==> ember <==
// adpll_ctr
module adpll_ctr
   (
    input                     rst,
    input                     clk,
    input                     valid,
    input [5-1:0] address,
    input [26-1:0] wdata,
    input                     wstrb,
    output [1:0]              rdata,
    output reg                ready,
    input                     data_mod,  
    output                    dco_pd,
    output reg [1:0]          dco_osc_gain,
    output [4:0]              dco_c_l_rall,
    output [4:0]              dco_c_l_row,
    output [4:0]              dco_c_l_col,
    output [15:0]             dco_c_m_rall,
    output [15:0]             dco_c_m_row,
    output [15:0]             dco_c_m_col,
    output [15:0]             dco_c_s_rall,
    output [15:0]             dco_c_s_row,
    output [15:0]             dco_c_s_col,
    output                    tdc_pd,
    output                    tdc_pd_inj,
    output reg [2:0]          tdc_ctr_freq,
    input [6:0]               tdc_ripple_count,
    input [15:0]              tdc_phase
    );
Settings: LEC_CHECK=0, CAP_MARGIN=5, CORE_MARGIN=2, CORE_UTILIZATION=72, CTS_CLUSTER_DIAMETER=297, MAX_ROUTING_LAYER=met4, PLACE_DENSITY=0.6, SETUP_SLACK_MARGIN=2.56, SLEW_MARGIN=30; clock period 21.8 ns.
run.sh (not shown) runs the stock make flow with config.mk's settings and CLKGATE_MAP_FILE=.
==> raven (differences from ember) <==
- CAP_MARGIN: 5 -> 20
- CORE_UTILIZATION: 72 -> 70
- CTS_CLUSTER_DIAMETER: 297 -> default
- SETUP_SLACK_MARGIN: 2.56 -> -0.25
- SLEW_MARGIN: 30 -> 20
==> flow/constraint.sdc (replaced) <==
create_clock -name core_clock -period 31.2 [get_ports {clk}]
set_input_delay 6.2400 -clock core_clock [delete_from_list [all_inputs] [get_ports {clk}]]
set_output_delay 6.2400 -clock core_clock [all_outputs]
set_load 0.01 [all_outputs]
==> results.cfg <==
; generated from flow reports
[outcome]
lastStage = global routing
status = stopped before the end
error = [ERROR GRT-0116] Global routing finished with congestion. Check the congestion regions in the DRC Viewer.

[placed_design]
routabilityCongestion = 1.10

[floorplanning]
design.core.area_sq_um = 64600
num_rows = 93
design.die.area_sq_um = 67600
The numbers above come from raven.

==> results.cfg <==
; generated from flow reports
[floorplanning]
design.die.area_sq_um = 65700
num_rows = 92
design.core.area_sq_um = 63000

[placed_design]
routabilityCongestion = 1.17

[outcome]
error = [ERROR DPL-0038] Utilization greater than 100%, impossible to legalize
lastStage = clock tree synthesis
status = stopped before the end
The numbers above come from ember.



==> v7: inputs <==
Starting RTL as in the previous note.
export LEC_CHECK = 0
export CAP_MARGIN = 20
export CORE_MARGIN = 2
export CORE_UTILIZATION = 72
export CTS_CLUSTER_DIAMETER = 350
export CTS_CLUSTER_SIZE = 15
export PLACE_DENSITY_LB_ADDON = 0.14
export SETUP_SLACK_MARGIN = 3.51
export SLEW_MARGIN = 20
create_clock -name core_clock -period 12.1 [get_ports {clk}]
==> inputs of v34, as changes to v7 <==
Settings changed: CORE_UTILIZATION 72 to 66, CTS_CLUSTER_DIAMETER 350 to unset, CTS_CLUSTER_SIZE 15 to unset, MAX_ROUTING_LAYER set to met4, PLACE_DENSITY_LB_ADDON 0.14 to unset, SETUP_SLACK_MARGIN 3.51 to 5.0, TNS_END_PERCENT set to 5.
==> flow/constraint.sdc (replaced) <==
create_clock -name core_clock -period 29.9 [get_ports {clk}]
set_input_delay 5.9800 -clock core_clock [delete_from_list [all_inputs] [get_ports {clk}]]
set_output_delay 5.9800 -clock core_clock [all_outputs]
set_load 0.01 [all_outputs]
==> comparison table <==
| quantity | v34 | v7 |
|---|---|---|
| Result of the run | did not finish | did not finish |
| Failing step | 5_1_grt | 4_1_cts |
| Die height | 267.6 um | 256.3 um |
| Area share of and/or/nand/nor cells after synthesis | 18.13% | 18.13% |
| # placed instances | 7512 | 7943 |
| Row cnt | 96 | 92 |
| Aoi share | 24.20% | 24.20% |
| Io pins | 181 | 181 |
| Number of distinct library cell variants in the gate-level netlist after synthesis | 121 | 121 |
| Area reported by Yosys stat | 45840 um2 | 45840 um2 |
| Dpl cell area | 56110 um2 | 60520 um2 |
| Post-Synthesis Cells | 5653 | 5653 |
| Multiplexer area fraction after synthesis | 10.84% | 10.84% |
| Half-perimeter wire length of the detailed placement result | 128.4 mm | 177.3 mm |
| Floorplan-stage core utilization | 66.72% | 72.81% |
| Standard cell core area | 68710 um2 | 62970 um2 |
| Die area | 71590 um2 | 65710 um2 |
| Cells in synth_stat.txt | 5653 | 5653 |
| Synthesized cell area | 45840 um2 | 45840 um2 |
| Die width | 267.6 um | 256.3 um |
| Cell with the most instances after synthesis | sky130_fd_sc_hd__nand2_1 | sky130_fd_sc_hd__nand2_1 |
| Sequential share of the synthesized area | 26.48% | 26.48% |
| Routability-driven placement congestion ratio | 1.095 | 1.159 |
| Post-synth regs | 482 | 482 |
| XOR Share, Synth | 4.410% | 4.410% |
| Post-placement setup slack | -2.972 ns | -14.32 ns |


==> job 5925: inputs <==
adpll_ctr again, from the RTL that the note above started with.
==> flow/config.mk <==
export PLATFORM = sky130hd
export DESIGN_NAME = adpll_ctr
export DESIGN_NICKNAME = adpll_ctr
export VERILOG_FILES = /design/flow/design.v
export SDC_FILE = /design/flow/constraint.sdc
export NUM_CORES = 4
export LEC_CHECK = 0
export CAP_MARGIN = 20
export CORE_MARGIN = 2
export CORE_UTILIZATION = 71
export CTS_CLUSTER_DIAMETER = 255
export MAX_ROUTING_LAYER = met4
export PLACE_DENSITY = 0.6
export SETUP_SLACK_MARGIN = 5.0
export SLEW_MARGIN = 20
==> flow/constraint.sdc <==
create_clock -name core_clock -period 40.0 [get_ports {clk}]
set_input_delay 8.0000 -clock core_clock [delete_from_list [all_inputs] [get_ports {clk}]]
set_output_delay 8.0000 -clock core_clock [all_outputs]
set_load 0.01 [all_outputs]
==> inputs of job 7162, as changes to job 5925 <==
Settings changed: CAP_MARGIN 20 to 5, CTS_CLUSTER_DIAMETER 255 to 297, SETUP_SLACK_MARGIN 5.0 to default.
==> flow/constraint.sdc (replaced) <==
create_clock -name core_clock -period 21.8 [get_ports {clk}]
set_input_delay 4.3600 -clock core_clock [delete_from_list [all_inputs] [get_ports {clk}]]
set_output_delay 4.3600 -clock core_clock [all_outputs]
set_load 0.01 [all_outputs]
==> inputs of job 1410, as changes to job 5925 <==
Settings changed: CORE_UTILIZATION 71 to 58, CTS_CLUSTER_DIAMETER 255 to default, MAX_ROUTING_LAYER met4 to default, PLACE_DENSITY 0.6 to default, SETUP_SLACK_MARGIN 5.0 to default.
==> flow/constraint.sdc (replaced) <==
create_clock -name core_clock -period 21.8 [get_ports {clk}]
set_input_delay 4.3600 -clock core_clock [delete_from_list [all_inputs] [get_ports {clk}]]
set_output_delay 4.3600 -clock core_clock [all_outputs]
set_load 0.01 [all_outputs]
==> qor summary <==
metric	job 5925	job 1410	job 7162
Placed wire-length estimate	117000 um	135000 um	145000 um
Library cell with the highest instance count after synthesis	sky130_fd_sc_hd__nand2_1	sky130_fd_sc_hd__nand2_1	sky130_fd_sc_hd__nand2_1
Total clock buffers created by CTS	54	58	-
Cell type with the highest aggregate area in the netlist	sky130_fd_sc_hd__dfrtp_1	sky130_fd_sc_hd__dfrtp_1	sky130_fd_sc_hd__dfrtp_1
Post-detailed-placement cell area	48300 sq um	59600 sq um	58900 sq um
Distinct cell type count of the synthesized netlist	121	121	121
Area of the die	66600 sq um	81300 sq um	66600 sq um
Synthesized area per cell	8.11 sq um	8.11 sq um	8.11 sq um
Pre-CTS setup slack	-0.604 ns	-7.81 ns	-8.21 ns
Run status	stopped before the end	stopped before the end	stopped before the end
Last stage reached	global routing	global routing	clock tree synthesis
Number of H-tree levels	2	2	-
Root cell of the clock tree	sky130_fd_sc_hd__clkbuf_16	sky130_fd_sc_hd__clkbuf_16	-
Core Region	64100 sq um	78600 sq um	64100 sq um
Post-CTS setup repair buffer count	228	147	-
Cell resize tally after clock tree synthesis	576	447	-
Clock sinks	482	482	-
Last weighted congestion value of the routability-driven placer	1.11	1.09	1.18
Floorplan utilization	71.5%	58.3%	71.5%
Height of the die	258 um	285 um	258 um
Number of hold buffers added after CTS	0	0	-
Number of buffers between clock root and the deepest sink	3	3	-
Width of the chip	258 um	285 um	258 um
Post-synthesis register bit count	482	482	482
Row Count	93	103	93
Placed Cells	6454	8030	7786


==> 11-24 <==
Starting RTL as in the previous note.
make LEC_CHECK=0 ABC_AREA=1 CAP_MARGIN=5 CORE_MARGIN=2 CORE_UTILIZATION=72 CTS_CLUSTER_DIAMETER=374 CTS_CLUSTER_SIZE=97 PLACE_DENSITY=0.43 SLEW_MARGIN=20 TNS_END_PERCENT=10 finish   # period 21.5 ns
==> 12-21 (differences from 11-24) <==
==> flow/config.mk (replaced) <==
export PLATFORM = sky130hd
export DESIGN_NAME = adpll_ctr
export DESIGN_NICKNAME = adpll_ctr
export VERILOG_FILES = /design/flow/design.v
export SDC_FILE = /design/flow/constraint.sdc
export NUM_CORES = 4
export LEC_CHECK = 0
export CAP_MARGIN = 0
export CORE_MARGIN = 2
export CORE_UTILIZATION = 67
export MAX_ROUTING_LAYER = met4
export PLACE_DENSITY = 0.6
export SLEW_MARGIN = 20
export TNS_END_PERCENT = 5
==> flow/constraint.sdc (replaced) <==
create_clock -name core_clock -period 31.1 [get_ports {clk}]
set_input_delay 6.2200 -clock core_clock [delete_from_list [all_inputs] [get_ports {clk}]]
set_output_delay 6.2200 -clock core_clock [all_outputs]
set_load 0.01 [all_outputs]
==> 10-15 (differences from 11-24) <==
==> flow/config.mk (replaced) <==
export PLATFORM = sky130hd
export DESIGN_NAME = adpll_ctr
export DESIGN_NICKNAME = adpll_ctr
export VERILOG_FILES = /design/flow/design.v
export SDC_FILE = /design/flow/constraint.sdc
export NUM_CORES = 4
export LEC_CHECK = 0
export CAP_MARGIN = 20
export CELL_PAD_IN_SITES_DETAIL_PLACEMENT = 1
export CORE_MARGIN = 2
export CORE_UTILIZATION = 40
export PLACE_DENSITY = 0.43
export SLEW_MARGIN = 20
==> flow/constraint.sdc (replaced) <==
create_clock -name core_clock -period 40.0 [get_ports {clk}]
set_input_delay 8.0000 -clock core_clock [delete_from_list [all_inputs] [get_ports {clk}]]
set_output_delay 8.0000 -clock core_clock [all_outputs]
set_load 0.01 [all_outputs]
==> out/metrics.cfg <==
[outcome]
firstError=[ERROR GRT-0116] Global routing finished with congestion. Check the congestion regions in the DRC Viewer.
stop_stage=global routing
run_status=stopped before the end

[synthesis]
synthXorXnorAreaFrac_pct=3.74
simple_gate_share_pct=26.3
seq_area_frac_synth_pct=28.5

[global_routing]
overflow=86

[place]
post-dp-hpwl_um=118000

(the above is from 11-24)
==> out/metrics.cfg <==
[outcome]
run_status=stopped before the end
stop_stage=global routing
firstError=[ERROR GRT-0232] Routing congestion too high. Check the congestion heatmap in the GUI.

[global_routing]
met3_usage_pct=72.9
overflow=360

[place]
globalplace.congestion=1.06
post-dp-hpwl_um=128000
placed_cells_incl_taps=7444
pre_cts_ws_ps=-2420

[synthesis]
synthArstFlopShare_pct=100
synthXorXnorAreaFrac_pct=4.41
synth.distinct_cells=121
seq_area_frac_synth_pct=26.5

[clock_tree]
cts_buffers=56

(the above is from 12-21)
==> out/metrics.cfg <==
[synthesis]
synth.area.mux_share_pct=10.8
seq_area_frac_synth_pct=26.5
synthXorXnorAreaFrac_pct=4.41

[clock_tree]
clock.latency.late_pin_ps=680

[outcome]
run_status=no timing/DRC/antenna violations

[global_routing]
overflow=0

[setup_path]
cp.buffers_inverters=5
cp.depth=93

[place]
post-dp-hpwl_um=136000

(the above is from 10-15)
